**design/flow/config.mk**
```make
export PLATFORM = sky130hd
export DESIGN_NAME = HandwashSensor
export DESIGN_NICKNAME = HandwashSensor
export VERILOG_FILES = /design/flow/design.v
export SDC_FILE = /design/flow/constraint.sdc
export NUM_CORES = 4
export LEC_CHECK = 0
export CAP_MARGIN = 35
export CORE_ASPECT_RATIO = 0.76
export CORE_MARGIN = 2
export CORE_UTILIZATION = 72
export CTS_CLUSTER_DIAMETER = 31
export CTS_CLUSTER_SIZE = 81
export GPL_ROUTABILITY_DRIVEN = 1
export GPL_TIMING_DRIVEN = 1
export MAX_ROUTING_LAYER = met5
export PLACE_DENSITY_LB_ADDON = 0.26
export SETUP_SLACK_MARGIN = 0.58
export SLEW_MARGIN = 0
export TNS_END_PERCENT = 20
```
**design/flow/constraint.sdc**
```tcl
create_clock -name core_clock -period 2.78 [get_ports {clk}]
set_input_delay 0.5560 -clock core_clock [delete_from_list [all_inputs] [get_ports {clk}]]
set_output_delay 0.5560 -clock core_clock [all_outputs]
set_load 0.01 [all_outputs]
```
**design/flow/design.v**
```verilog
module HandwashSensor(
    input clk,
    input reset,
    input acceptLeftHandDistance,
    input [15:0] leftHandDistance,
    input acceptLeftHandGain,
    input [7:0] leftHandGain,
    input acceptRightHandDistance,
    input [15:0] rightHandDistance,
    input acceptRightHandGain,
    input [7:0] rightHandGain,
    output waterOn
);
reg [15:0] leftHandDistanceHeld;
 always@(posedge clk)  begin
     if(reset)
         leftHandDistanceHeld <= 0;
     else if(acceptLeftHandDistance)
         leftHandDistanceHeld <= leftHandDistance;
     else
         leftHandDistanceHeld <= leftHandDistanceHeld;
 end
reg [7:0] leftHandGainHeld;
 always@(posedge clk)  begin
     if(reset)
         leftHandGainHeld <= 0;
     else if(acceptLeftHandGain)
         leftHandGainHeld <= leftHandGain;
     else
         leftHandGainHeld <= leftHandGainHeld;
 end
reg [15:0] rightHandDistanceHeld;
 always@(posedge clk)  begin
     if(reset)
         rightHandDistanceHeld <= 0;
     else if(acceptRightHandDistance)
         rightHandDistanceHeld <= rightHandDistance;
     else
         rightHandDistanceHeld <= rightHandDistanceHeld;
 end
reg [7:0] rightHandGainHeld;
 always@(posedge clk)  begin
     if(reset)
         rightHandGainHeld <= 0;
     else if(acceptRightHandGain)
         rightHandGainHeld <= rightHandGain;
     else
         rightHandGainHeld <= rightHandGainHeld;
 end
wire [15:0] leftHand;
 wire [23:0] leftHandDistanceHeld_Mult_leftHandGainHeld;
 DSP48_AxB dsp_leftHandDistanceHeld_Mult_leftHandGainHeld(
     .CLK(clk),
     .A({ {9{1'b0}}, leftHandDistanceHeld}),
     .B({ {10{1'b0}}, leftHandGainHeld}),
     .P(leftHandDistanceHeld_Mult_leftHandGainHeld)
 );
 reg [16:0] leftHandDistanceHeld_Mult_leftHandGainHeld_ShiftR_7;
 always@(posedge clk) begin
     if(reset)
         leftHandDistanceHeld_Mult_leftHandGainHeld_ShiftR_7 <= 0;
     else
         leftHandDistanceHeld_Mult_leftHandGainHeld_ShiftR_7 <= leftHandDistanceHeld_Mult_leftHandGainHeld >> 7;
 end
 assign leftHand = leftHandDistanceHeld_Mult_leftHandGainHeld_ShiftR_7;
wire [15:0] rightHand;
 wire [23:0] rightHandDistanceHeld_Mult_rightHandGainHeld;
 DSP48_AxB dsp_rightHandDistanceHeld_Mult_rightHandGainHeld(
     .CLK(clk),
     .A({ {9{1'b0}}, rightHandDistanceHeld}),
     .B({ {10{1'b0}}, rightHandGainHeld}),
     .P(rightHandDistanceHeld_Mult_rightHandGainHeld)
 );
 reg [16:0] rightHandDistanceHeld_Mult_rightHandGainHeld_ShiftR_7;
 always@(posedge clk) begin
     if(reset)
         rightHandDistanceHeld_Mult_rightHandGainHeld_ShiftR_7 <= 0;
     else
         rightHandDistanceHeld_Mult_rightHandGainHeld_ShiftR_7 <= rightHandDistanceHeld_Mult_rightHandGainHeld >> 7;
 end
 assign rightHand = rightHandDistanceHeld_Mult_rightHandGainHeld_ShiftR_7;
parameter threshold = 1500;
assign waterOn = leftHand != 0 && rightHand != 0 && (leftHand < threshold || rightHand < threshold);
endmodule
module DSP48_AxB
   (CLK,
    A,
    B,
    P);
  input CLK;
  input [24:0]A;
  input [17:0]B;
  output [42:0]P;
assign P = A*B;
endmodule
```
**design/flow/run.sh**
```bash
#!/bin/bash
# the make line also repeats each setting of config.mk as NAME=value (left out here)
make -C /OpenROAD-flow-scripts/flow DESIGN_CONFIG=/design/flow/config.mk WORK_HOME=/design/flow/orfs CLKGATE_MAP_FILE= finish
```
==> metrics.yaml, run 1 <==
outcome:
  status: "did not finish"
  lastStage: "5_1_grt"
  run.stop_error: "[ERROR GRT-0116] Global routing finished with congestion. Check the congestion regions in the DRC Viewer."
placed_design:
  gp_congestion: 0.929
  placed_cells: 1477
  numPortBuffers: 54
  hpwl_mm: 22.2
  placed_cell_area_um2: 12200
synth:
  ys_ff: 80
  synth.top_cells.by_count: "inv_1, and2_1, fa_1"
  mux_share_pct: 5.02
  syn-mean-instance-area_um2: 8.99
  synthArstFlopShare_pct: 0
  yosys.area_share.aoi_pct: 6.09
  syn_inst: 1139
  edf_count: 0
  simple_gate_area_share_pct: 20.7
  syn_area_um2: 10200
  synth-main-ff-cell: "dfxtp_1"
  syn-num-nets: 1435
  synth.largest_area_cell: "fa_1"
  synth_top_area_share_pct: 32.1
  ys_sh_adder_pct: 41.6
  ys_area_um2: 10200
  yosys.stat.seqShare_pct: 15.6
  yosysWarnings: 3
  ys_types: 53
  ys_cells: 1139
  synth.logic.top_family: "adder cells"
  xor_share_pct: 2.65
  top_cells_by_area: "fa_1, dfxtp_1, and2_1"
  yosys.cell_count.top_type: "inv_1"
clock_tree:
  cts_buffers: 9
  h-tree-depth: 3
  cts_root_buffer: "clkbuf_16"
  clock_sinks: 80
  clk_path_buf_depth: 2
floorplan:
  die_h_um: 108
  std_cell_rows: 37
  chipArea_um2: 15200
  coreArea_um2: 13700
  fp-utilization_pct: 74.7
  die_w_um: 141
  io_pins: 55
global_route:
  grt_usage_pct: 75.0
  grt.overflow.total: 5
## per-layer routing
metal | track usage, % | overflow
met5 | 41.8 | 0
met4 | 67.2 | 4
met3 | 63.9 | 0
met2 | 90.8 | 1
met1 | 75.3 | 0
## per-stage QoR
step | hold slack, ns | worst slack (ns)
CTS | 0.582 | -1.84
detailed placement | 0.570 | -1.88
global placement | 0.562 | -1.68
floorplan | 0.509 | -1.61
## timing repair
action                     CTS
buffers inserted            19
hold buffers                 0
setup endpoints to repair   33
resized                    118
pin swaps                   55
==> run 2: changes to the inputs <==
- CTS_CLUSTER_DIAMETER: 31 -> 47
- CTS_CLUSTER_SIZE: 81 -> 78
- PLACE_DENSITY: not set -> 0.35
- PLACE_DENSITY_LB_ADDON: 0.26 -> not set
- SETUP_SLACK_MARGIN: 0.58 -> 0.87
- SLEW_MARGIN: 0 -> 30
- TNS_END_PERCENT: 20 -> 35
- clock period: 2.78 -> 4.51 ns (I/O delays scaled with it)
==> run 2 against run 1 <==
Compared with the run above: the layout now fails its checks (setup timing); area after synthesis unchanged; synthesized cell count unchanged; die size unchanged.
==> metrics.yaml, run 2 <==
power_and_ir_drop:
  leakage_nw: 6.28
  pg_comb_w: 0.000851
  switching_share_pct: 36.3
  p_clk_w: 0.000824
  combPwrFrac_pct: 33.8
  p_sw_w: 0.000914
  maxPowerGroup: "combinational logic"
  seqPwrFrac_pct: 33.4
  clockPowerShare_pct: 32.7
  ir_drop_uv: 247
  p_int_w: 0.00160
  seq_cell_power_w: 0.000842
  p_per_area_nw_per_um2: 196
synth:
  ys_area_um2: 10200
  mux_share_pct: 5.02
  yosys.cell_count.top_type: "inv_1"
  synth.top_cells.by_count: "inv_1, and2_1, fa_1"
  syn-num-nets: 1435
  syn_area_um2: 10200
  simple_gate_area_share_pct: 20.7
  synthArstFlopShare_pct: 0
  synth.logic.top_family: "adder cells"
  top_cells_by_area: "fa_1, dfxtp_1, and2_1"
  syn-mean-instance-area_um2: 8.99
  syn_inst: 1139
  ys_sh_adder_pct: 41.6
  xor_share_pct: 2.65
  synth.largest_area_cell: "fa_1"
  ys_ff: 80
  yosys.stat.seqShare_pct: 15.6
  yosysWarnings: 3
  ys_types: 53
  yosys.area_share.aoi_pct: 6.09
  ys_cells: 1139
  synth_top_area_share_pct: 32.1
  edf_count: 0
  synth-main-ff-cell: "dfxtp_1"
timing:
  clock_skew_ns: 0.0121
  post-route-period-util_pct: 105
  finalHoldViolCount: 0
  worst_slack_ns: -0.238
  worstMarginPinSlew_ns: 0.620
  period_minus_slack_ns: 4.75
  grt_setup_unrepaired: "true"
  setup_violations: 12
  max_freq_mhz: 211
  slew_headroom_pct: 58.7
  report.final.slew_viol_count: 0
  whs_ns: 0.590
critical_path:
  cp.arrival_ns: 5.01
  path_cells: "buf_12 -> and2_4 -> fa_2 -> fa_1 -> ha_4 -> fa_1 -> ha_4 -> and4b_1 -> a221o_1 -> buf_6 -> a221oi_4 -> o21bai_2 -> a41o_1 -> a21oi_2 -> mux2_2"
  worst-path-stages: 15
  cp_top_family: "adder cells"
  critPathKind: "register to register"
  slowest_stage: "fa_1"
  reg2reg_from: "leftHandDistanceHeld[2]$_SDFFE_PP0P_"
  start_kind: "register"
  cpPeakStageDelay_ns: 0.62
  end_kind: "register"
  path_max_fanout: 6
  worstSetupStartpoint: "leftHandDistanceHeld[2]$_SDFFE_PP0P_"
  rr_worst_depth: 15
  required_ns: 4.77
  r2r_slack_ns: -0.24
  crit_buf_inv: 2
global_route:
  grt_use_met3_pct: 8.86
  grt_start_max_net_pins: 36
  grt.busiest_layer: "met2"
  met2_usage_pct: 61.4
  use_met1_pct: 48.3
  grt_usage_pct: 37.3
  grt_pass1_vias: 9041
  grt.overflow.total: 0
  antenna_found_initial: 1
  grt_pass1_wl_mm: 44.0
drt:
  route.detailed.drc: 0
  num_vias: 9329
  drt-vias-per-instance: 6.45
  drt_iter0_drc: 1285
  ant_nets: 0
  first_pass_iters: 7
  wirelength_mm: 34.1
  avgRoutedWirePerCell_um: 23.6
clock_tree:
  cts_root_buffer: "clkbuf_16"
  clock_sinks: 80
  h-tree-depth: 3
  cts_buffers: 9
  clk_path_buf_depth: 2
  clkTransAtPathRegs_ns: 0.07
  clock_latency_ns: 0.37
  holdBufCountCts: 0
  cts_tree: "yes"
floorplan:
  std_cell_rows: 37
  die_h_um: 108
  die_w_um: 141
  coreArea_um2: 13700
  io_pins: 55
  fp-utilization_pct: 74.7
  chipArea_um2: 15200
outcome:
  status: "finished with violations"
  failed_checks: "setup timing"
final_layout:
  final_nets: 1561
  area_growth_pct: 25.6
  final_core_util_pct: 93.8
hold_path:
  min_from: "leftHandDistanceHeld[5]$_SDFFE_PP0P_"
  min_path_type: "register to register"
  worstHoldPathCells: 2
  holdPathEnd: "leftHandDistanceHeld[5]$_SDFFE_PP0P_"
run:
  maxCapViolations: 0
  warning_count: 31
placed_design:
  hpwl_mm: 18.1
  numPortBuffers: 54
  gp_congestion: 0.907
run 2: final cells by class:
cell class / count / area [um^2]
Antenna cell: 1 / 2.50
Sequential cell: 80 / 1680
Clock buffer: 10 / 239
Tap cell: 175 / 219
Multi-Input combinational cell: 831 / 8490
Timing Repair Buffer: 154 / 1450
Clock inverter: 6 / 72.6
Inverter: 189 / 712
Fill cell: 428 / 845
run 2: per-layer routing:
layer | vias to the layer above | wire length (um)
met3 | 246 | 3950
met4 | 0 | 2280
met1 | 4462 | 11900
met5 | - | 0
li1 | 3790 | -
met2 | 831 | 15900
run 2: through the flow:
| step | total power, W | setup slack [ns] | cells | setup TNS (ns) | cell area [um^2] |
|---|---|---|---|---|---|
| global placement | 0.00146 | -0.00436 | 1387 | -0.00436 | 11500 |
| finish | 0.00252 | -0.238 | 1446 | -1.41 | 12900 |
| floorplan | 0.00125 | 0.125 | 1139 | 0 | 10500 |
| global route | 0.00259 | -0.365 | 1446 | -2.84 | 12900 |
| detailed placement | 0.00148 | -0.119 | 1389 | -0.315 | 11500 |
| CTS | 0.00234 | 0.0496 | 1425 | 0 | 12400 |
run 2: what timing repair did:
action	CTS	global route
endpoints found under the setup margin	32	32
resized	102	72
setup buffers	20	20
endpoints found under the hold margin	0	0
pin swaps	65	71
==> run 3: changes to the inputs <==
- ABC_AREA: not set -> 1
- CAP_MARGIN: 35 -> 20
- CORE_ASPECT_RATIO: 0.76 -> not set
- CORE_UTILIZATION: 72 -> 64
- CTS_CLUSTER_DIAMETER: 47 -> not set
- CTS_CLUSTER_SIZE: 78 -> 96
- GPL_ROUTABILITY_DRIVEN: 1 -> not set
- GPL_TIMING_DRIVEN: 1 -> not set
- MAX_ROUTING_LAYER: met5 -> not set
- PLACE_DENSITY: 0.35 -> not set
- SETUP_SLACK_MARGIN: 0.87 -> not set
- SLEW_MARGIN: 30 -> 20
- TNS_END_PERCENT: 35 -> not set
- clock period: 4.51 -> 3.41 ns (I/O delays scaled with it)
==> run 3 against run 2 <==
Compared with the run above: power increased by 77%; largest power group unchanged; non-clock buffer count increased by 100; worst hold slack got worse by 0.022 ns; the layout still fails its checks (setup timing); fmax increased by 15%; highest routed layer unchanged; wire length decreased by 8.1%; sequential share of layout area decreased by 1.9 points; synthesized cell count increased by 38%; final area increased by 16%; global-route usage decreased by 3.4 points.
==> metrics.yaml, run 3 <==
power_and_ir_drop:
  switching_share_pct: 41.1
  seq_cell_power_w: 0.00116
  p_sw_w: 0.00183
  combPwrFrac_pct: 52.0
  p_clk_w: 0.000979
  maxPowerGroup: "combinational logic"
  p_int_w: 0.00262
  ir_drop_uv: 272
  leakage_nw: 8.65
  pg_comb_w: 0.00231
  clockPowerShare_pct: 22.0
  seqPwrFrac_pct: 26.0
  p_per_area_nw_per_um2: 297
final_layout:
  nFillCells: 920
  final_core_util_pct: 87.7
  final_nets: 2062
  area_growth_pct: 35.4
clock_tree:
  holdBufCountCts: 0
  clk_path_buf_depth: 2
  cts_root_buffer: "clkbuf_16"
  cts_tree: "yes"
  clock_sinks: 80
  clock_latency_ns: 0.36
  clkTransAtPathRegs_ns: 0.07
  cts_buffers: 9
  h-tree-depth: 3
floorplan:
  die_h_um: 135
  std_cell_rows: 48
  fp-utilization_pct: 64.8
  die_w_um: 135
  chipArea_um2: 18300
  coreArea_um2: 17100
  io_pins: 55
drt:
  wl_met2_mm: 17.4
  top_layer: "met4"
  route.detailed.drc: 0
  ant_nets: 0
  first_pass_iters: 5
  wl_met3_mm: 1.46
  drt_iter0_drc: 598
  wl_met1_mm: 10.8
  antenna_cells: 0
  wirelength_mm: 31.3
  drt-vias-per-instance: 5.34
  avgRoutedWirePerCell_um: 15.7
  num_vias: 10600
synth:
  synth_top_area_share_pct: 29.7
  ys_cells: 1573
  synth.logic.top_family: "adder cells"
  yosys.cell_count.top_type: "inv_1"
  yosys.stat.seqShare_pct: 14.5
  edf_count: 0
  synth.largest_area_cell: "fa_1"
  syn-mean-instance-area_um2: 7.02
  xor_share_pct: 0.634
  ys_area_um2: 11000
  yosys.area_share.aoi_pct: 8.28
  synth.top_cells.by_count: "inv_1, nand2_1, fa_1"
  syn_inst: 1573
  ys_ff: 80
  simple_gate_area_share_pct: 21.4
  ys_types: 34
  yosysWarnings: 3
  syn-num-nets: 1869
  synth-main-ff-cell: "dfxtp_1"
  ys_sh_adder_pct: 38.6
  top_cells_by_area: "fa_1, dfxtp_1, inv_1"
  synthArstFlopShare_pct: 0
  syn_area_um2: 11000
  mux_share_pct: 0
critical_path:
  r2r_slack_ns: -0.73
  path_max_fanout: 6
  cp_top_family: "adder cells"
  required_ns: 3.65
  start_kind: "register"
  cp.arrival_ns: 4.38
  rr_worst_depth: 18
  critPathKind: "register to register"
  reg2reg_from: "leftHandGainHeld[5]$_SDFFE_PP0P_"
  crit_buf_inv: 6
  slowest_stage: "fa_1"
  cpPeakStageDelay_ns: 0.55
  path_cells: "buf_4 -> buf_4 -> nand2_1 -> inv_1 -> fa_1 -> fa_2 -> fa_1 -> inv_1 -> fa_1 -> inv_2 -> ha_4 -> nand2_4 -> inv_1 -> a21boi_4 -> nand2_2 -> nand3_1 -> a21oi_2 -> nor2_2"
  end_kind: "register"
  worst-path-stages: 18
  worstSetupStartpoint: "leftHandGainHeld[5]$_SDFFE_PP0P_"
timing:
  finalHoldViolCount: 0
  report.final.slew_viol_count: 0
  post-route-period-util_pct: 122
  grt_setup_unrepaired: "true"
  period_minus_slack_ns: 4.14
  setup_violations: 32
  max_freq_mhz: 241
  clock_skew_ns: 0.0146
  worst_slack_ns: -0.734
  slew_headroom_pct: 59.3
  worstMarginPinSlew_ns: 0.609
placed_design:
  pre_cts_slack_ns: -0.877
  gp_congestion: 0.906
  hpwl_mm: 23.0
  numPortBuffers: 54
hold_path:
  min_from: "leftHandDistanceHeld[6]$_SDFFE_PP0P_"
  min_path_type: "register to register"
  worstHoldPathCells: 2
  holdPathEnd: "leftHandDistanceHeld[6]$_SDFFE_PP0P_"
run:
  warning_count: 31
  maxCapViolations: 0
global_route:
  antenna_found_initial: 0
  grt_pass1_vias: 11000
  grt.overflow.total: 0
  grt_pass1_wl_mm: 49.0
  grt_usage_pct: 33.9
  grt_start_max_net_pins: 39
outcome:
  failed_checks: "setup timing"
  status: "finished with violations"
## run 3: routing by layer
metal / global-route usage [%] / vias to the layer above
li1: - / 4986
met1: 34.1 / 5143
met2: 66.5 / 378
met3: 5.13 / 142
met4: 18.2 / 0
met5: 0 / -
## run 3: stage by stage
step | hold WS (ns) | instance area (um^2) | cells | setup TNS (ns) | power [W]
5_1_grt | 0.608 | 15000 | 1996 | -22.00 | 0.00470
3_5_place_dp | 0.580 | 13400 | 1941 | -21.55 | 0.00304
3_3_place_gp | 0.557 | 13400 | 1941 | -20.12 | 0.00299
6_report | 0.567 | 15000 | 1996 | -18.24 | 0.00445
2_1_floorplan | 0.556 | 11800 | 1573 | -8.63 | 0.00235
4_1_cts | 0.566 | 14300 | 1982 | -15.82 | 0.00419
## run 3: area by class of cell
cell class                 instances  area, um^2  share of cell area [%]
clock buffer                      10         239                    1.60
clock inverter                     6        52.6                   0.351
inverter                         415        1560                    10.4
multi-input combinational       1006        8920                    59.6
sequential                        80        1670                    11.2
tap                              225         282                    1.88
timing repair buffer             254        2240                    14.9
## run 3: repair_timing
item,CTS,global route
setup buffers,26,14
hold endpoints to repair,0,0
endpoints found under the setup margin,32,32
gates resized,161,160
pin swaps,98,119
==> run 4: changes to the inputs <==
- CAP_MARGIN: 20 -> 35
- CORE_ASPECT_RATIO: not set -> 1.71
- CORE_UTILIZATION: 64 -> 72
- CTS_CLUSTER_DIAMETER: not set -> 41
- CTS_CLUSTER_SIZE: 96 -> 78
- GPL_ROUTABILITY_DRIVEN: not set -> 1
- GPL_TIMING_DRIVEN: not set -> 1
- MAX_ROUTING_LAYER: not set -> met5
- PLACE_DENSITY_LB_ADDON: not set -> 0.08
- SETUP_SLACK_MARGIN: not set -> -0.01
- SLEW_MARGIN: 20 -> 30
- TNS_END_PERCENT: not set -> 100
- clock period: 3.41 -> 3.94 ns (I/O delays scaled with it)
==> run 4 against run 3 <==
Compared with the run above: the flow now stops in 5_1_grt; die size shrank 11%; area after synthesis unchanged; synthesized cell count stayed put.
==> metrics.yaml, run 4 <==
synth:
  xor_share_pct: 0.634
  ys_types: 34
  yosysWarnings: 3
  edf_count: 0
  synth_top_area_share_pct: 29.7
  synthArstFlopShare_pct: 0
  yosys.area_share.aoi_pct: 8.28
  syn-num-nets: 1869
  ys_sh_adder_pct: 38.6
  syn_inst: 1573
  synth.top_cells.by_count: "inv_1, nand2_1, fa_1"
  ys_cells: 1573
  top_cells_by_area: "fa_1, dfxtp_1, inv_1"
  yosys.stat.seqShare_pct: 14.5
  synth-main-ff-cell: "dfxtp_1"
  simple_gate_area_share_pct: 21.4
  ys_area_um2: 11000
  yosys.cell_count.top_type: "inv_1"
  synth.logic.top_family: "adder cells"
  syn_area_um2: 11000
  mux_share_pct: 0
  synth.largest_area_cell: "fa_1"
  ys_ff: 80
  syn-mean-instance-area_um2: 7.02
placed_design:
  pre_cts_slack_ns: -0.542
  numPortBuffers: 54
  placed_cell_area_um2: 12800
  gp_congestion: 0.937
  hpwl_mm: 25.6
floorplan:
  std_cell_rows: 59
  fp-utilization_pct: 73.0
  coreArea_um2: 15100
  die_h_um: 166
  die_w_um: 98.7
  chipArea_um2: 16400
  io_pins: 55
outcome:
  run.stop_error: "[ERROR GRT-0116] Global routing finished with congestion. Check the congestion regions in the DRC Viewer."
  lastStage: "5_1_grt"
  status: "did not finish"
clock_tree:
  clock_sinks: 80
  cts_buffers: 9
  cts_root_buffer: "clkbuf_16"
  clk_path_buf_depth: 2
  h-tree-depth: 3
global_route:
  grt.overflow.total: 2
  grt_usage_pct: 56.2
==> run 4: timing repair <==
item / CTS
hold buffers: 0
pin swaps: 58
buffers inserted: 21
gates resized: 172
gates cloned: 0
endpoints found under the hold margin: 0
setup endpoints to repair: 31
==> run 4: stage by stage <==
step	cells	hold slack, ns	power [W]	utilization, %
CTS	1925	0.531	0.00370	92.2
detailed placement	1888	0.561	0.00244	84.5
global placement	1888	0.552	0.00240	84.5
floorplan	1573	0.556	0.00182	-
==> run 4: per-layer routing <==
metal / GRT overflow / track usage [%]
met1: 0 / 51.4
met2: 0 / 86.8
met3: 0 / 23.8
met4: 2 / 61.2
met5: 0 / 0
==> run 5: changes to the inputs <==
- CAP_MARGIN: 35 -> 0
- CORE_ASPECT_RATIO: 1.71 -> not set
- CTS_CLUSTER_DIAMETER: 41 -> 400
- CTS_CLUSTER_SIZE: 78 -> 96
- GPL_ROUTABILITY_DRIVEN: 1 -> not set
- GPL_TIMING_DRIVEN: 1 -> not set
- MAX_ROUTING_LAYER: met5 -> not set
- PLACE_DENSITY_LB_ADDON: 0.08 -> not set
- SETUP_SLACK_MARGIN: -0.01 -> -0.28
- SLEW_MARGIN: 30 -> 20
- TNS_END_PERCENT: 100 -> 10
- clock period: 3.94 -> 3.06 ns (I/O delays scaled with it)
==> run 5 against run 4 <==
Compared with the run above: the run again fails in 5_1_grt; synthesized cell count is the same; die size is 0.21% lower; area after synthesis is the same.
==> metrics.yaml, run 5 <==
synth:
  synth.top_cells.by_count: "inv_1, nand2_1, fa_1"
  synth.logic.top_family: "adder cells"
  ys_types: 34
  simple_gate_area_share_pct: 21.4
  mux_share_pct: 0
  syn_area_um2: 11000
  syn-mean-instance-area_um2: 7.02
  yosys.cell_count.top_type: "inv_1"
  ys_sh_adder_pct: 38.6
  xor_share_pct: 0.634
  ys_cells: 1573
  synthArstFlopShare_pct: 0
  yosys.area_share.aoi_pct: 8.28
  synth.largest_area_cell: "fa_1"
  ys_ff: 80
  edf_count: 0
  synth-main-ff-cell: "dfxtp_1"
  synth_top_area_share_pct: 29.7
  ys_area_um2: 11000
  yosysWarnings: 3
  syn-num-nets: 1869
  yosys.stat.seqShare_pct: 14.5
  syn_inst: 1573
  top_cells_by_area: "fa_1, dfxtp_1, inv_1"
clock_tree:
  holdBufCountCts: 0
  clock_sinks: 80
  cts_root_buffer: "clkbuf_16"
  cts_buffers: 9
  clk_path_buf_depth: 2
  h-tree-depth: 3
outcome:
  run.stop_error: "[ERROR GRT-0232] Routing congestion too high. Check the congestion heatmap in the GUI."
  lastStage: "5_1_grt"
  status: "did not finish"
floorplan:
  io_pins: 55
  die_w_um: 128
  std_cell_rows: 45
  die_h_um: 128
  chipArea_um2: 16300
  coreArea_um2: 15100
  fp-utilization_pct: 73.2
placed_design:
  gp_congestion: 0.955
  numPortBuffers: 54
  pre_cts_slack_ns: -1.23
  hpwl_mm: 24.4
global_route:
  grt.overflow.total: 2
  grt_usage_pct: 59.2
## run 5: what timing repair did
item / 4_1_cts
buffers inserted: 20
pin swaps: 32
resized: 77
endpoints found under the setup margin: 32
## run 5: per-layer routing
layer	overflow	GRT usage [%]
met1	0	56.4
met2	2	86.7
met3	0	34.7
met4	0	58.1
met5	0	7.43
## run 5: per-stage QoR
step	cell area, um^2	power [W]	util [%]	instances	hold slack (ns)
floorplan	11700	0.00256	-	1573	0.556
global placement	13200	0.00323	87.2	1898	0.529
detailed placement	13200	0.00333	87.2	1898	0.545
CTS	13900	0.00453	91.8	1934	0.561
==> run 6: changes to the inputs <==
- ABC_AREA: 1 -> not set
- CAP_MARGIN: 0 -> 20
- CORE_UTILIZATION: 72 -> 15
- CTS_CLUSTER_DIAMETER: 400 -> not set
- CTS_CLUSTER_SIZE: 96 -> not set
- SETUP_SLACK_MARGIN: -0.28 -> not set
- TNS_END_PERCENT: 10 -> not set
- clock period: 3.06 -> 9.73 ns (I/O delays scaled with it)
==> run 6 against run 5 <==
Compared with the run above: the run now finishes clean; die size rose to 4.3 times the previous value; synthesized cell count decreased by 28%; area after synthesis shrank 7.3%.
==> metrics.yaml, run 6 <==
outcome:
  status: "complete, no violations"
timing:
  grt_setup_unrepaired: "false"
  post-route-period-util_pct: 52.5
  setup_violations: 0
  whs_ns: 0.619
  finalHoldViolCount: 0
  period_minus_slack_ns: 5.11
  slew_headroom_pct: 32.7
  worstMarginPinSlew_ns: 1.01
  report.final.slew_viol_count: 0
  max_freq_mhz: 196
  finalSetupTns_ns: 0
  clock_skew_ns: 0.00889
synth:
  synth_top_area_share_pct: 32.1
  synth-main-ff-cell: "dfxtp_1"
  ys_ff: 80
  simple_gate_area_share_pct: 20.7
  ys_cells: 1139
  synthArstFlopShare_pct: 0
  syn-mean-instance-area_um2: 8.99
  ys_sh_adder_pct: 41.6
  yosys.cell_count.top_type: "inv_1"
  syn_inst: 1139
  syn-num-nets: 1435
  xor_share_pct: 2.65
  edf_count: 0
  top_cells_by_area: "fa_1, dfxtp_1, and2_1"
  syn_area_um2: 10200
  ys_area_um2: 10200
  synth.largest_area_cell: "fa_1"
  yosysWarnings: 3
  yosys.area_share.aoi_pct: 6.09
  synth.logic.top_family: "adder cells"
  mux_share_pct: 5.02
  ys_types: 53
  yosys.stat.seqShare_pct: 15.6
  synth.top_cells.by_count: "inv_1, and2_1, fa_1"
clock_tree:
  h-tree-depth: 3
  cts_resized: 0
  clk_path_buf_depth: 2
  clock_latency_ns: 0.37
  clkTransAtPathRegs_ns: 0.06
  post-cts-setup-buffers: 0
  holdBufCountCts: 0
  cts_tree: "yes"
  cts_root_buffer: "clkbuf_16"
  clock_sinks: 80
  cts_buffers: 9
final_layout:
  area_growth_pct: 17.7
  final_cells: 2044
  final_nets: 1462
  final_area_um2: 12100
  nFillCells: 7475
  final_core_util_pct: 17.9
power_and_ir_drop:
  p_clk_w: 0.000378
  switching_share_pct: 32.3
  p_int_w: 0.000695
  p_sw_w: 0.000331
  seq_cell_power_w: 0.000395
  pg_comb_w: 0.000253
  maxPowerGroup: "sequential cells"
  ir_drop_uv: 76.5
  clockPowerShare_pct: 36.9
  p_per_area_nw_per_um2: 85.1
  leakage_nw: 5.63
  combPwrFrac_pct: 24.6
  seqPwrFrac_pct: 38.5
floorplan:
  fp-utilization_pct: 15.2
  std_cell_rows: 95
  coreArea_um2: 67400
  io_pins: 55
  die_h_um: 265
  chipArea_um2: 70400
  die_w_um: 265
run:
  maxCapViolations: 0
  warning_count: 26
global_route:
  grt_pass1_vias: 7680
  grt_start_max_net_pins: 65
  grt_pass1_wl_mm: 40.7
  grt_usage_pct: 7.15
  grt.overflow.total: 0
  antenna_found_initial: 0
critical_path:
  cp.arrival_ns: 5.36
  critPathKind: "register to register"
  path_max_fanout: 17
  rr_worst_depth: 16
  cpMostUsedCell: "fa_1"
  slowest_stage: "dfxtp_1"
  worstSetupStartpoint: "leftHandGainHeld[2]$_SDFFE_PP0P_"
  worst-path-stages: 16
  cp_top_family: "adder cells"
  crit_buf_inv: 3
  start_kind: "register"
  cpPeakStageDelay_ns: 0.62
  reg2reg_from: "leftHandGainHeld[2]$_SDFFE_PP0P_"
  end_kind: "register"
  required_ns: 9.98
  r2r_slack_ns: 4.62
  path_cells: "nand2_1 -> fa_1 -> fa_1 -> inv_1 -> fa_1 -> inv_1 -> fa_1 -> inv_1 -> ha_1 -> a21oi_1 -> o21ai_0 -> a221oi_4 -> o21bai_1 -> a41o_1 -> a21oi_1 -> mux2_2"
placed_design:
  hpwl_mm: 18.4
  placed_cells: 2028
  numPortBuffers: 54
  placed_cell_area_um2: 11700
  gp_congestion: 0.805
hold_path:
  min_path_type: "register to register"
  holdPathEnd: "leftHandDistanceHeld[0]$_SDFFE_PP0P_"
  min_from: "leftHandDistanceHeld[0]$_SDFFE_PP0P_"
  worstHoldPathCells: 2
drt:
  drt-vias-per-instance: 3.52
  wirelength_mm: 23.1
  num_vias: 7205
  first_pass_iters: 5
  avgRoutedWirePerCell_um: 11.3
  route.detailed.drc: 0
  drt_iter0_drc: 286
  ant_nets: 0
  antenna_cells: 0
run 6: area by class of cell:
class	count	area (um^2)	area share, %
Multi-Input combinational cell	831	7780	64.6
Sequential cell	80	1600	13.3
Tap cell	873	1090	9.06
Inverter	189	709	5.89
Timing Repair Buffer	55	543	4.51
Clock buffer	10	229	1.90
Clock inverter	6	92.6	0.768
run 6: per-stage QoR:
stage / setup WS, ns / total power, W
2_1_floorplan: 4.97 / 0.000561
3_3_place_gp: 4.67 / 0.000659
3_5_place_dp: 4.63 / 0.000658
4_1_cts: 4.59 / 0.00105
5_1_grt: 4.27 / 0.00110
6_report: 4.62 / 0.00103
run 6: routing by layer:
layer  global-route usage [%]  share of wire (%)
met1                     10.2                 52
met2                     11.0                 43
met3                     1.63                3.7
met4                     1.30               0.90
met5                        0                  0
==> run 7: changes to the inputs <==
- ABC_AREA: not set -> 1
- CORE_UTILIZATION: 15 -> 72
- CTS_CLUSTER_DIAMETER: not set -> 376
- CTS_CLUSTER_SIZE: not set -> 100
- PLACE_DENSITY: not set -> 0.43
- SETUP_SLACK_MARGIN: not set -> 0.98
- clock period: 9.73 -> 6.17 ns (I/O delays scaled with it)
==> run 7 against run 6 <==
Compared with the run above: combinational power increased to 2.7 times the previous value; global-route usage increased by 27 points; final area decreased by 1.7%; utilization increased by 61 points; critical path type unchanged; largest power group is now combinational logic; highest routed layer unchanged.
==> metrics.yaml, run 7 <==
synth:
  ys_cells: 1573
  synth-main-ff-cell: "dfxtp_1"
  syn-num-nets: 1869
  syn_inst: 1573
  synthArstFlopShare_pct: 0
  edf_count: 0
  ys_types: 34
  synth_top_area_share_pct: 29.7
  syn-mean-instance-area_um2: 7.02
  simple_gate_area_share_pct: 21.4
  top_cells_by_area: "fa_1, dfxtp_1, inv_1"
  synth.largest_area_cell: "fa_1"
  xor_share_pct: 0.634
  syn_area_um2: 11000
  ys_area_um2: 11000
  ys_ff: 80
  yosys.area_share.aoi_pct: 8.28
  mux_share_pct: 0
  ys_sh_adder_pct: 38.6
  synth.top_cells.by_count: "inv_1, nand2_1, fa_1"
  yosys.stat.seqShare_pct: 14.5
  yosysWarnings: 3
  yosys.cell_count.top_type: "inv_1"
  synth.logic.top_family: "adder cells"
critical_path:
  worstSetupStartpoint: "leftHandGainHeld[4]$_SDFFE_PP0P_"
  start_kind: "register"
  cpPeakStageDelay_ns: 0.82
  r2r_slack_ns: 1.41
  crit_buf_inv: 3
  reg2reg_from: "leftHandGainHeld[4]$_SDFFE_PP0P_"
  path_max_fanout: 17
  required_ns: 6.46
  cp.arrival_ns: 5.05
  worst-path-stages: 17
  rr_worst_depth: 17
  path_cells: "nand2_1 -> inv_1 -> fa_1 -> fa_1 -> fa_1 -> inv_1 -> fa_1 -> inv_1 -> ha_1 -> a21oi_1 -> a21boi_0 -> o21ai_0 -> nand2_1 -> nand3_1 -> nand2_1 -> nand2_1 -> nor2_1"
  cp_top_family: "adder cells"
  critPathKind: "register to register"
  slowest_stage: "dfxtp_1"
  end_kind: "register"
clock_tree:
  holdBufCountCts: 0
  cts_tree: "yes"
  clock_latency_ns: 0.35
  clock_sinks: 80
  cts_buffers: 9
  h-tree-depth: 3
  cts_root_buffer: "clkbuf_16"
  clkTransAtPathRegs_ns: 0.06
  post-cts-setup-buffers: 0
  clk_path_buf_depth: 2
  cts_resized: 0
drt:
  drt-vias-per-instance: 5.41
  antenna_cells: 0
  ant_nets: 0
  drt_iter0_drc: 796
  first_pass_iters: 5
  wirelength_mm: 25.9
  avgRoutedWirePerCell_um: 14.7
  route.detailed.drc: 0
  num_vias: 9511
timing:
  report.final.slew_viol_count: 0
  worstMarginPinSlew_ns: 0.774
  post-route-period-util_pct: 77.2
  slew_headroom_pct: 48.4
  whs_ns: 0.684
  setup_violations: 0
  clock_skew_ns: 0.00672
  finalHoldViolCount: 0
  finalSetupTns_ns: 0
  grt_setup_unrepaired: "false"
  max_freq_mhz: 210
  period_minus_slack_ns: 4.76
global_route:
  grt_pass1_vias: 9999
  grt.overflow.total: 0
  grt_usage_pct: 34.6
  grt_pass1_wl_mm: 44.7
  antenna_found_initial: 0
  grt_start_max_net_pins: 80
final_layout:
  final_nets: 1862
  nFillCells: 1138
  area_growth_pct: 7.22
  seqCellArea_um2: 1600
  combGateArea_um2: 7610
floorplan:
  die_h_um: 128
  io_pins: 55
  die_w_um: 128
  fp-utilization_pct: 73.2
  coreArea_um2: 15100
  std_cell_rows: 45
  chipArea_um2: 16300
power_and_ir_drop:
  p_per_area_nw_per_um2: 161
  leakage_nw: 7.27
  combPwrFrac_pct: 36.5
  seqPwrFrac_pct: 35.3
  p_int_w: 0.00117
  clockPowerShare_pct: 28.2
  switching_share_pct: 38.4
  pg_comb_w: 0.000694
  p_clk_w: 0.000537
  maxPowerGroup: "combinational logic"
  seq_cell_power_w: 0.000672
  p_sw_w: 0.000731
  ir_drop_uv: 147
placed_design:
  numPortBuffers: 54
  hpwl_mm: 20.5
  gp_congestion: 0.942
run:
  maxCapViolations: 0
  warning_count: 28
hold_path:
  min_from: "rightHandDistanceHeld[0]$_SDFFE_PP0P_"
  min_path_type: "register to register"
  holdPathEnd: "rightHandDistanceHeld[0]$_SDFFE_PP0P_"
  worstHoldPathCells: 2
outcome:
  status: "complete, no violations"
## run 7: routing by layer
layer | part of all wire (%) | track usage (%)
met1 | 36 | 36.6
met2 | 53 | 64.5
met3 | 5.3 | 5.88
met4 | 5.6 | 20.2
met5 | 0 | 0
## run 7: layout make-up
class / instances / area share, %
flip-flops and latches: 80 / 13.5
clock inverters: 1 / 0.0740
inverters: 415 / 13.2
multi-input cells: 1006 / 64.2
well taps: 188 / 1.99
repair buffers: 54 / 4.56
clock buffers: 15 / 2.43
## run 7: through the flow
step | worst slack, ns | total power [W] | utilization, % | cell area [um^2] | cells
2_1_floorplan | 1.93 | 0.00115 | - | 11000 | 1573
3_3_place_gp | 1.45 | 0.00135 | 76.5 | 11500 | 1743
3_5_place_dp | 1.50 | 0.00137 | 76.5 | 11500 | 1743
4_1_cts | 1.48 | 0.00191 | 78.5 | 11800 | 1759
5_1_grt | 1.14 | 0.00204 | 78.5 | 11800 | 1759
6_report | 1.41 | 0.00190 | 78.5 | 11800 | 1759
==> run 8: changes to the inputs <==
- ABC_AREA: 1 -> not set
- CAP_MARGIN: 20 -> 0
- CORE_ASPECT_RATIO: not set -> 1.18
- SETUP_SLACK_MARGIN: 0.98 -> not set
- clock period: 6.17 -> 6.09 ns (I/O delays scaled with it)
==> run 8 against run 7 <==
Compared with the run above: critical path depth down 1; sequential share of layout area up 0.86 points; wire length is 13% lower; clock skew about the same; largest power group is now sequential cells; fmax decreased by 8.3%; clock power rose by 1%; highest routed layer unchanged; critical path type unchanged; register-to-register slack worse by 0.51 ns; first-iteration DRC count fell by 65%.
==> metrics.yaml, run 8 <==
power_and_ir_drop:
  p_clk_w: 0.000544
  ir_drop_uv: 121
  seq_cell_power_w: 0.000630
  p_int_w: 0.00106
  maxPowerGroup: "sequential cells"
  p_per_area_nw_per_um2: 141
  power_w: 0.00157
  switching_share_pct: 32.3
  p_sw_w: 0.000508
  combPwrFrac_pct: 25.3
  clockPowerShare_pct: 34.6
  pg_comb_w: 0.000397
  leakage_nw: 5.62
  seqPwrFrac_pct: 40.1
critical_path:
  cp.arrival_ns: 5.43
  slowest_stage: "dfxtp_1"
  worstSetupStartpoint: "leftHandGainHeld[2]$_SDFFE_PP0P_"
  path_cells: "nand2_1 -> fa_1 -> fa_1 -> inv_1 -> fa_1 -> inv_1 -> fa_1 -> inv_1 -> ha_1 -> a21oi_1 -> o21ai_0 -> a221oi_4 -> o21bai_1 -> a41o_1 -> a21oi_1 -> mux2_2"
  cpMostUsedCell: "fa_1"
  critPathKind: "register to register"
  path_max_fanout: 17
  reg2reg_from: "leftHandGainHeld[2]$_SDFFE_PP0P_"
  start_kind: "register"
  worst-path-stages: 16
  r2r_slack_ns: 0.90
  cpPeakStageDelay_ns: 0.69
  cp_top_family: "adder cells"
  required_ns: 6.33
  end_kind: "register"
  rr_worst_depth: 16
  crit_buf_inv: 3
synth:
  syn-num-nets: 1435
  ys_area_um2: 10200
  syn_area_um2: 10200
  xor_share_pct: 2.65
  synthArstFlopShare_pct: 0
  ys_types: 53
  mux_share_pct: 5.02
  synth.largest_area_cell: "fa_1"
  yosys.stat.seqShare_pct: 15.6
  yosysWarnings: 3
  ys_ff: 80
  top_cells_by_area: "fa_1, dfxtp_1, and2_1"
  yosys.cell_count.top_type: "inv_1"
  syn_inst: 1139
  synth-main-ff-cell: "dfxtp_1"
  synth.logic.top_family: "adder cells"
  edf_count: 0
  synth.top_cells.by_count: "inv_1, and2_1, fa_1"
  ys_sh_adder_pct: 41.6
  yosys.area_share.aoi_pct: 6.09
  simple_gate_area_share_pct: 20.7
  syn-mean-instance-area_um2: 8.99
  synth_top_area_share_pct: 32.1
  ys_cells: 1139
clock_tree:
  cts_resized: 0
  post-cts-setup-buffers: 0
  cts_tree: "yes"
  cts_root_buffer: "clkbuf_16"
  cts_buffers: 9
  clk_path_buf_depth: 2
  h-tree-depth: 3
  clkTransAtPathRegs_ns: 0.06
  clock_sinks: 80
  holdBufCountCts: 0
  clock_latency_ns: 0.35
timing:
  post-route-period-util_pct: 85.3
  max_freq_mhz: 193
  report.final.slew_viol_count: 0
  slew_headroom_pct: 29.4
  finalHoldViolCount: 0
  period_minus_slack_ns: 5.19
  grt_setup_unrepaired: "false"
  worstMarginPinSlew_ns: 1.06
  finalSetupTns_ns: 0
  clock_skew_ns: 0.00668
  setup_violations: 0
final_layout:
  final_nets: 1462
  area_growth_pct: 8.77
hold_path:
  worstHoldPathCells: 2
  min_path_type: "register to register"
  holdPathEnd: "rightHandDistanceHeld[0]$_SDFFE_PP0P_"
  min_from: "rightHandDistanceHeld[0]$_SDFFE_PP0P_"
drt:
  antenna_cells: 0
  ant_nets: 0
  num_vias: 7696
  avgRoutedWirePerCell_um: 16.7
  drt-vias-per-instance: 5.74
  wirelength_mm: 22.5
  first_pass_iters: 4
  drt_iter0_drc: 279
  route.detailed.drc: 0
floorplan:
  coreArea_um2: 14000
  die_h_um: 134
  fp-utilization_pct: 73.2
  std_cell_rows: 47
  chipArea_um2: 15200
  die_w_um: 114
  io_pins: 55
run:
  warning_count: 28
  maxCapViolations: 0
placed_design:
  hpwl_mm: 17.9
  numPortBuffers: 54
  gp_congestion: 0.926
global_route:
  grt_usage_pct: 32.3
  grt_start_max_net_pins: 62
  grt.overflow.total: 0
  grt_pass1_vias: 8300
  antenna_found_initial: 0
  grt_pass1_wl_mm: 38.4
outcome:
  status: "complete, no violations"
==> run 8: stage by stage <==
step / util [%] / hold WS (ns) / area [um^2] / setup WS [ns] / cells
2_1_floorplan: - / 0.529 / 10200 / 1.33 / 1139
3_3_place_gp: 77.5 / 0.604 / 10900 / 1.02 / 1326
3_5_place_dp: 77.5 / 0.602 / 10900 / 0.970 / 1326
4_1_cts: 79.6 / 0.608 / 11100 / 0.945 / 1341
5_1_grt: 79.6 / 0.650 / 11100 / 0.592 / 1341
6_report: 79.6 / 0.618 / 11100 / 0.897 / 1341
==> run 8: final cells by class <==
class	count	area, um^2
multi-input combinational	831	7780
fill	996	2860
sequential	80	1600
inverter	189	709
timing repair buffer	55	543
clock buffer	10	229
tap	171	214
clock inverter	5	58.8
==> run 8: per-layer routing <==
| metal | part of all wire (%) | GRT usage [%] | wire [um] |
|---|---|---|---|
| met3 | 3.9 | 4.32 | 883 |
| met5 | 0 | 0 | 0 |
| met4 | 4.4 | 14.8 | 992 |
| met2 | 54 | 61.9 | 12200 |
| met1 | 37 | 34.7 | 8390 |
==> run 9: changes to the inputs <==
- ABC_AREA: not set -> 1
- CAP_MARGIN: 0 -> 20
- CORE_ASPECT_RATIO: 1.18 -> not set
- CTS_CLUSTER_DIAMETER: 376 -> 218
- CTS_CLUSTER_SIZE: 100 -> 99
- PLACE_DENSITY: 0.43 -> 0.86
- TNS_END_PERCENT: not set -> 10
- clock period: 6.09 -> 3.32 ns (I/O delays scaled with it)
==> run 9 against run 8 <==
Compared with the run above: the run now fails in 5_1_grt; die size is 7.6% higher; area after synthesis is 7.9% higher; synthesized cell count is 38% higher.
==> metrics.yaml, run 9 <==
clock_tree:
  clk_path_buf_depth: 2
  cts_root_buffer: "clkbuf_16"
  cts_buffers: 9
  h-tree-depth: 3
  clock_sinks: 80
  holdBufCountCts: 0
floorplan:
  coreArea_um2: 15100
  chipArea_um2: 16300
  std_cell_rows: 45
  fp-utilization_pct: 73.2
  die_w_um: 128
  die_h_um: 128
  io_pins: 55
synth:
  yosys.cell_count.top_type: "inv_1"
  syn_area_um2: 11000
  ys_types: 34
  yosys.area_share.aoi_pct: 8.28
  syn-num-nets: 1869
  yosys.stat.seqShare_pct: 14.5
  synth.largest_area_cell: "fa_1"
  ys_cells: 1573
  yosysWarnings: 3
  edf_count: 0
  synth-main-ff-cell: "dfxtp_1"
  synth_top_area_share_pct: 29.7
  simple_gate_area_share_pct: 21.4
  syn_inst: 1573
  mux_share_pct: 0
  syn-mean-instance-area_um2: 7.02
  ys_sh_adder_pct: 38.6
  synth.logic.top_family: "adder cells"
  synthArstFlopShare_pct: 0
  xor_share_pct: 0.634
  synth.top_cells.by_count: "inv_1, nand2_1, fa_1"
  top_cells_by_area: "fa_1, dfxtp_1, inv_1"
  ys_area_um2: 11000
  ys_ff: 80
global_route:
  grt_usage_pct: 73.0
  grt.overflow.total: 1
outcome:
  lastStage: "5_1_grt"
  status: "did not finish"
  run.stop_error: "[ERROR GRT-0116] Global routing finished with congestion. Check the congestion regions in the DRC Viewer."
placed_design:
  placed_cell_area_um2: 13200
  gp_congestion: 0.938
  hpwl_mm: 24.8
  numPortBuffers: 54
[run 9: metal layers]
layer	overflow	global-route usage (%)
met5	0	25.1
met4	0	65.7
met3	0	59.9
met2	1	89.0
met1	0	75.0
[run 9: metrics by stage]
step	total power, W	std cells	worst slack, ns	setup TNS, ns
4_1_cts	0.00431	1924	-0.782	-20.34
3_5_place_dp	0.00309	1895	-0.909	-26.12
3_3_place_gp	0.00300	1895	-0.868	-23.64
2_1_floorplan	0.00236	1573	-0.456	-12.01
[run 9: repair_timing]
item                       in CTS
gates resized                  85
setup endpoints to repair      32
pin swaps                      41
buffers inserted               14
==> run 10: changes to the inputs <==
- ABC_AREA: 1 -> not set
- CTS_CLUSTER_DIAMETER: 218 -> 376
- CTS_CLUSTER_SIZE: 99 -> 100
- PLACE_DENSITY: 0.86 -> 0.43
- SETUP_SLACK_MARGIN: not set -> 1.47
- TNS_END_PERCENT: 10 -> 5
- clock period: 3.32 -> 6.65 ns (I/O delays scaled with it)
==> run 10 against run 9 <==
Compared with the run above: the run now finishes clean; area after synthesis is 7.3% lower; die size is 7.1% lower; synthesized cell count is 28% lower.
==> metrics.yaml, run 10 <==
drt:
  drt_iter0_drc: 413
  ant_nets: 0
  antenna_cells: 0
  route.detailed.drc: 0
  avgRoutedWirePerCell_um: 16.4
  num_vias: 7631
  drt-vias-per-instance: 5.66
  first_pass_iters: 5
  wirelength_mm: 22.1
clock_tree:
  cts_buffers: 9
  h-tree-depth: 3
  cts_tree: "yes"
  clkTransAtPathRegs_ns: 0.06
  clock_sinks: 80
  holdBufCountCts: 0
  cts_resized: 0
  clk_path_buf_depth: 2
  post-cts-setup-buffers: 0
  cts_root_buffer: "clkbuf_16"
  clock_latency_ns: 0.35
critical_path:
  crit_buf_inv: 3
  critPathKind: "register to register"
  cp_top_family: "adder cells"
  cpPeakStageDelay_ns: 0.70
  cpMostUsedCell: "fa_1"
  start_kind: "register"
  required_ns: 6.91
  path_cells: "nand2_1 -> fa_1 -> fa_1 -> inv_1 -> fa_1 -> inv_1 -> fa_1 -> inv_1 -> ha_1 -> a21oi_1 -> o21ai_0 -> a31oi_2 -> o21ai_1 -> a221oi_1 -> a211oi_1 -> a211oi_1"
  cp.arrival_ns: 5.19
  reg2reg_from: "rightHandGainHeld[5]$_SDFFE_PP0P_"
  worstSetupStartpoint: "rightHandGainHeld[5]$_SDFFE_PP0P_"
  worst-path-stages: 16
  slowest_stage: "dfxtp_1"
  end_kind: "register"
  r2r_slack_ns: 1.72
  path_max_fanout: 17
  rr_worst_depth: 16
power_and_ir_drop:
  seq_cell_power_w: 0.000577
  p_int_w: 0.00105
  switching_share_pct: 30.4
  seqPwrFrac_pct: 38.3
  pg_comb_w: 0.000364
  maxPowerGroup: "sequential cells"
  clockPowerShare_pct: 37.5
  p_sw_w: 0.000457
  p_clk_w: 0.000564
  power_w: 0.00150
  combPwrFrac_pct: 24.2
  leakage_nw: 5.65
  p_per_area_nw_per_um2: 134
  ir_drop_uv: 145
timing:
  setup_violations: 0
  clock_skew_ns: 0.00737
  max_freq_mhz: 203
  worstMarginPinSlew_ns: 1.02
  slew_headroom_pct: 31.8
  worst_slack_ns: 1.72
  grt_setup_unrepaired: "true"
  report.final.slew_viol_count: 0
  post-route-period-util_pct: 74.1
  finalSetupTns_ns: 0
  period_minus_slack_ns: 4.93
  finalHoldViolCount: 0
synth:
  ys_sh_adder_pct: 41.6
  ys_area_um2: 10200
  yosys.area_share.aoi_pct: 6.09
  top_cells_by_area: "fa_1, dfxtp_1, and2_1"
  mux_share_pct: 5.02
  synth.largest_area_cell: "fa_1"
  synth.top_cells.by_count: "inv_1, and2_1, fa_1"
  synth_top_area_share_pct: 32.1
  edf_count: 0
  ys_ff: 80
  xor_share_pct: 2.65
  synth.logic.top_family: "adder cells"
  synth-main-ff-cell: "dfxtp_1"
  yosys.stat.seqShare_pct: 15.6
  syn_inst: 1139
  simple_gate_area_share_pct: 20.7
  ys_types: 53
  syn-mean-instance-area_um2: 8.99
  yosysWarnings: 3
  syn_area_um2: 10200
  ys_cells: 1139
  synthArstFlopShare_pct: 0
  syn-num-nets: 1435
  yosys.cell_count.top_type: "inv_1"
floorplan:
  die_w_um: 123
  chipArea_um2: 15200
  io_pins: 55
  die_h_um: 123
  std_cell_rows: 43
  fp-utilization_pct: 73.8
  coreArea_um2: 13900
placed_design:
  pre_cts_slack_ns: 1.62
  placed_cells: 1335
  numPortBuffers: 54
  gp_congestion: 0.902
  hpwl_mm: 17.2
global_route:
  grt_start_max_net_pins: 88
  antenna_found_initial: 0
  grt_pass1_wl_mm: 37.3
  grt_pass1_vias: 8052
  grt_usage_pct: 32.3
  grt.overflow.total: 0
final_layout:
  area_growth_pct: 9.37
  final_nets: 1462
  final_cells: 1349
  seqCellArea_um2: 1620
  nFillCells: 954
  combGateArea_um2: 7780
hold_path:
  worstHoldPathCells: 2
  min_from: "leftHandDistanceHeld[5]$_SDFFE_PP0P_"
  holdPathEnd: "leftHandDistanceHeld[5]$_SDFFE_PP0P_"
  min_path_type: "register to register"
run:
  maxCapViolations: 0
  warning_count: 29
outcome:
  status: "complete, no violations"
-- run 10: routing by layer --
metal | wire [um] | track usage (%) | vias to the layer above
li1 | - | - | 3581
met1 | 8370 | 35.4 | 3741
met2 | 11700 | 60.0 | 246
met3 | 1040 | 5.63 | 63
met4 | 1030 | 15.3 | 0
met5 | 0 | 0 | -
-- run 10: layout make-up --
type,count,area share (%)
Tap cell,180,2.01
Clock buffer,10,2.04
Clock inverter,4,0.849
Timing Repair Buffer,55,4.85
Multi-Input combinational cell,831,69.5
Inverter,189,6.33
Sequential cell,80,14.4
-- run 10: stage by stage --
stage                     instance area (um^2)  util, %  hold slack, ns
after CTS                                11200     80.6           0.631
final                                    11200     80.7           0.632
after floorplan                          10200        -           0.529
after global placement                   10900     78.2           0.608
after global routing                     11200     80.7           0.662
after detailed placement                 10900     78.2           0.613
==> run 11: changes to the inputs <==
- ABC_AREA: not set -> 1
- CAP_MARGIN: 20 -> 0
- CORE_ASPECT_RATIO: not set -> 0.5
- CTS_CLUSTER_DIAMETER: 376 -> 400
- CTS_CLUSTER_SIZE: 100 -> 96
- PLACE_DENSITY: 0.43 -> not set
- SETUP_SLACK_MARGIN: 1.47 -> 1.17
- TNS_END_PERCENT: 5 -> 10
- clock period: 6.65 -> 4.24 ns (I/O delays scaled with it)
==> run 11 against run 10 <==
Compared with the run above: the layout now fails its checks (setup timing); utilization grew 7.9 points; non-clock buffer count grew 50; via count grew 38%; clock skew grew 0.0020 ns; clock power grew 39%; count of clock-buffer cells in the layout is the same; largest power group is now combinational logic; highest routed layer is now met5.
==> metrics.yaml, run 11 <==
synth:
  yosys.stat.seqShare_pct: 14.5
  synth.top_cells.by_count: "inv_1, nand2_1, fa_1"
  yosys.area_share.aoi_pct: 8.28
  syn_area_um2: 11000
  syn-mean-instance-area_um2: 7.02
  synth-main-ff-cell: "dfxtp_1"
  syn-num-nets: 1869
  synthArstFlopShare_pct: 0
  synth_top_area_share_pct: 29.7
  ys_ff: 80
  edf_count: 0
  top_cells_by_area: "fa_1, dfxtp_1, inv_1"
  xor_share_pct: 0.634
  ys_sh_adder_pct: 38.6
  synth.logic.top_family: "adder cells"
  simple_gate_area_share_pct: 21.4
  yosys.cell_count.top_type: "inv_1"
  mux_share_pct: 0
  ys_types: 34
  ys_cells: 1573
  synth.largest_area_cell: "fa_1"
  syn_inst: 1573
  ys_area_um2: 11000
  yosysWarnings: 3
critical_path:
  cp.arrival_ns: 4.68
  rr_worst_depth: 16
  end_kind: "register"
  cpPeakStageDelay_ns: 0.53
  path_cells: "nand2_1 -> inv_1 -> fa_1 -> fa_2 -> fa_1 -> inv_1 -> fa_1 -> inv_1 -> ha_4 -> nand2_1 -> nor2_1 -> nand2_1 -> nand2_2 -> nand2_1 -> a21oi_1 -> nor2_1"
  start_kind: "register"
  r2r_slack_ns: -0.19
  required_ns: 4.49
  worst-path-stages: 16
  path_max_fanout: 9
  critPathKind: "register to register"
  slowest_stage: "fa_1"
  cpMostUsedCell: "nand2_1"
  cp_top_family: "adder cells"
  crit_buf_inv: 3
  reg2reg_from: "leftHandDistanceHeld[6]$_SDFFE_PP0P_"
  worstSetupStartpoint: "leftHandDistanceHeld[6]$_SDFFE_PP0P_"
timing:
  post-route-period-util_pct: 104
  setup_violations: 12
  clock_skew_ns: 0.00938
  report.final.slew_viol_count: 0
  worst_slack_ns: -0.186
  slew_headroom_pct: 36.1
  period_minus_slack_ns: 4.43
  finalHoldViolCount: 0
  max_freq_mhz: 226
  grt_setup_unrepaired: "true"
  whs_ns: 0.610
  worstMarginPinSlew_ns: 0.957
floorplan:
  die_h_um: 91.6
  fp-utilization_pct: 74.9
  io_pins: 55
  chipArea_um2: 16400
  coreArea_um2: 14700
  std_cell_rows: 31
  die_w_um: 179
outcome:
  failed_checks: "setup timing"
  status: "finished with violations"
clock_tree:
  h-tree-depth: 3
  clock_sinks: 80
  cts_root_buffer: "clkbuf_16"
  clk_path_buf_depth: 2
  clkTransAtPathRegs_ns: 0.07
  holdBufCountCts: 0
  cts_buffers: 9
  cts_tree: "yes"
  clock_latency_ns: 0.37
power_and_ir_drop:
  maxPowerGroup: "combinational logic"
  clockPowerShare_pct: 24.8
  leakage_nw: 7.64
  power_w: 0.00316
  ir_drop_uv: 202
  switching_share_pct: 41.7
  p_sw_w: 0.00132
  pg_comb_w: 0.00142
  seq_cell_power_w: 0.000952
  p_int_w: 0.00184
  seqPwrFrac_pct: 30.1
  combPwrFrac_pct: 45.1
  p_per_area_nw_per_um2: 242
  p_clk_w: 0.000783
final_layout:
  final_nets: 1913
  final_cells: 1820
  nFillCells: 694
  area_growth_pct: 18.2
  final_core_util_pct: 88.6
placed_design:
  numPortBuffers: 54
  gp_congestion: 0.935
  placed_cells: 1782
  hpwl_mm: 21.7
global_route:
  grt_start_max_net_pins: 57
  grt.overflow.total: 0
  antenna_found_initial: 1
  grt_pass1_wl_mm: 53.2
  grt_pass1_vias: 11200
  grt_usage_pct: 42.4
run:
  warning_count: 31
  maxCapViolations: 0
drt:
  wirelength_mm: 32.5
  avgRoutedWirePerCell_um: 17.8
  num_vias: 10500
  first_pass_iters: 7
  drt-vias-per-instance: 5.79
  drt_iter0_drc: 1122
  route.detailed.drc: 0
  ant_nets: 0
hold_path:
  min_path_type: "register to register"
  min_from: "leftHandDistanceHeld[9]$_SDFFE_PP0P_"
  holdPathEnd: "leftHandDistanceHeld[9]$_SDFFE_PP0P_"
  worstHoldPathCells: 2
-- run 11: cell type report --
type                       instances  area, um^2  area share [%]
multi-input combinational       1006        8250            63.1
sequential                        80        1680            12.9
inverter                         415        1560            11.9
timing repair buffer             105        1040            7.97
tap                              198         248            1.90
clock buffer                      10         239            1.83
clock inverter                     5        41.3           0.316
antenna                            1        2.50          0.0192
-- run 11: routing by layer --
layer | track usage (%) | wire length [um] | vias to the layer above
met4 | 25.1 | 2150 | 2
met3 | 16.5 | 3550 | 234
li1 | - | - | 4675
met1 | 45.9 | 11200 | 4889
met5 | 2.88 | 59 | -
met2 | 70.3 | 15500 | 741
-- run 11: repair_timing --
action / CTS / global route
pin swaps: 27 / 29
resized: 91 / 32
setup endpoints to repair: 32 / 32
buffers inserted: 16 / 6
gates cloned: 0 / 0
-- run 11: stage by stage --
stage / area (um^2) / setup slack (ns) / TNS (ns)
floorplan: 11700 / 0.464 / 0
global placement: 12200 / 0.00849 / 0
detailed placement: 12200 / -0.0350 / -0.0785
CTS: 12900 / 0.256 / 0
global route: 13100 / -0.215 / -2.28
finish: 13100 / -0.186 / -1.22
==> run 12: changes to the inputs <==
- CAP_MARGIN: 0 -> 20
- CORE_ASPECT_RATIO: 0.5 -> not set
- CTS_CLUSTER_DIAMETER: 400 -> not set
- CTS_CLUSTER_SIZE: 96 -> 97
- PLACE_DENSITY: not set -> 0.41
- SETUP_SLACK_MARGIN: 1.17 -> not set
- TNS_END_PERCENT: 10 -> 5
- clock period: 4.24 -> 4.83 ns (I/O delays scaled with it)
==> run 12 against run 11 <==
Compared with the run above: the run now finishes clean; first-iteration DRC count down 23%; fmax fell by 3.3%; power decreased by 20%; sequential share of layout area rose by 0.52 points; clock power down 2.7%; count of clock-buffer cells in the layout unchanged; register-to-register slack better by 0.44 ns; worst hold slack improved by 0.037 ns; combinational power fell by 35%; clock skew decreased by 0.0038 ns; non-clock buffer count shrank 37; area after synthesis is the same.
==> metrics.yaml, run 12 <==
floorplan:
  chipArea_um2: 16300
  io_pins: 55
  fp-utilization_pct: 73.2
  std_cell_rows: 45
  die_h_um: 128
  die_w_um: 128
  coreArea_um2: 15100
timing:
  report.final.slew_viol_count: 0
  period_minus_slack_ns: 4.58
  worstMarginPinSlew_ns: 0.715
  grt_setup_unrepaired: "false"
  post-route-period-util_pct: 94.8
  setup_violations: 0
  max_freq_mhz: 218
  finalHoldViolCount: 0
  finalSetupTns_ns: 0
  slew_headroom_pct: 52.3
  clock_skew_ns: 0.00562
  whs_ns: 0.647
power_and_ir_drop:
  p_int_w: 0.00156
  clockPowerShare_pct: 30.2
  power_w: 0.00253
  leakage_nw: 7.35
  p_clk_w: 0.000762
  ir_drop_uv: 190
  combPwrFrac_pct: 36.4
  seq_cell_power_w: 0.000844
  pg_comb_w: 0.000919
  p_sw_w: 0.000970
  p_per_area_nw_per_um2: 211
  seqPwrFrac_pct: 33.4
  switching_share_pct: 38.4
  maxPowerGroup: "combinational logic"
critical_path:
  cpPeakStageDelay_ns: 0.56
  rr_worst_depth: 18
  reg2reg_from: "rightHandGainHeld[4]$_SDFFE_PP0P_"
  slowest_stage: "dfxtp_1"
  end_kind: "register"
  worstSetupStartpoint: "rightHandGainHeld[4]$_SDFFE_PP0P_"
  required_ns: 5.12
  path_cells: "buf_4 -> nand2_1 -> fa_1 -> inv_1 -> fa_1 -> fa_1 -> inv_1 -> fa_1 -> inv_1 -> ha_1 -> a21oi_1 -> a21boi_0 -> o21ai_0 -> nand2_1 -> nand3_1 -> nand2_1 -> nand2_1 -> nor2_1"
  critPathKind: "register to register"
  r2r_slack_ns: 0.25
  cp.arrival_ns: 4.87
  cp_top_family: "adder cells"
  path_max_fanout: 10
  start_kind: "register"
  crit_buf_inv: 4
  worst-path-stages: 18
synth:
  top_cells_by_area: "fa_1, dfxtp_1, inv_1"
  syn-mean-instance-area_um2: 7.02
  synth_top_area_share_pct: 29.7
  syn_area_um2: 11000
  ys_sh_adder_pct: 38.6
  synth.largest_area_cell: "fa_1"
  ys_area_um2: 11000
  xor_share_pct: 0.634
  mux_share_pct: 0
  yosysWarnings: 3
  syn-num-nets: 1869
  synth.top_cells.by_count: "inv_1, nand2_1, fa_1"
  synthArstFlopShare_pct: 0
  ys_cells: 1573
  ys_types: 34
  syn_inst: 1573
  yosys.area_share.aoi_pct: 8.28
  ys_ff: 80
  simple_gate_area_share_pct: 21.4
  synth-main-ff-cell: "dfxtp_1"
  yosys.cell_count.top_type: "inv_1"
  synth.logic.top_family: "adder cells"
  yosys.stat.seqShare_pct: 14.5
  edf_count: 0
clock_tree:
  cts_tree: "yes"
  h-tree-depth: 3
  cts_buffers: 9
  clock_sinks: 80
  post-cts-setup-buffers: 0
  clk_path_buf_depth: 2
  cts_root_buffer: "clkbuf_16"
  clock_latency_ns: 0.35
  clkTransAtPathRegs_ns: 0.07
outcome:
  status: "complete, no violations"
drt:
  ant_nets: 0
  route.detailed.drc: 0
  drt-vias-per-instance: 5.48
  avgRoutedWirePerCell_um: 15.0
  num_vias: 9710
  antenna_cells: 0
  drt_iter0_drc: 865
  first_pass_iters: 6
  wirelength_mm: 26.6
global_route:
  grt_pass1_vias: 10100
  antenna_found_initial: 0
  grt_pass1_wl_mm: 45.5
  grt.overflow.total: 0
  grt_usage_pct: 35.2
  grt_start_max_net_pins: 80
final_layout:
  area_growth_pct: 8.44
  final_cells: 1773
  final_area_um2: 12000
  final_nets: 1876
placed_design:
  gp_congestion: 0.945
  placed_cell_area_um2: 11700
  numPortBuffers: 54
  placed_cells: 1757
  hpwl_mm: 21.2
run:
  maxCapViolations: 0
  warning_count: 28
hold_path:
  holdPathEnd: "rightHandGainHeld[6]$_SDFFE_PP0P_"
  min_from: "rightHandGainHeld[6]$_SDFFE_PP0P_"
  worstHoldPathCells: 2
  min_path_type: "register to register"
-- run 12: final cells by class --
class | count | area, um^2
repair buffers | 68 | 646
well taps | 188 | 235
flip-flops and latches | 80 | 1610
clock buffers | 10 | 229
clock inverters | 6 | 92.6
multi-input cells | 1006 | 7610
fillers | 1116 | 3110
inverters | 415 | 1560
-- run 12: per-layer routing --
metal,track usage (%),share of wire [%]
met2,66.6,53
met1,37.7,36
met3,4.38,5.0
met5,0,0
met4,20.3,5.9
-- run 12: timing repair --
action,CTS,global route
gates resized,0,4
endpoints found under the setup margin,0,3
hold buffers,0,0
hold endpoints to repair,0,0
-- run 12: through the flow --
stage	util [%]	setup WS, ns
after floorplan	-	0.585
after global placement	77.2	0.304
after detailed placement	77.2	0.273
after CTS	79.3	0.260
after global routing	79.4	0.00236
final	79.4	0.251
Power and IR drop assume default switching activity.
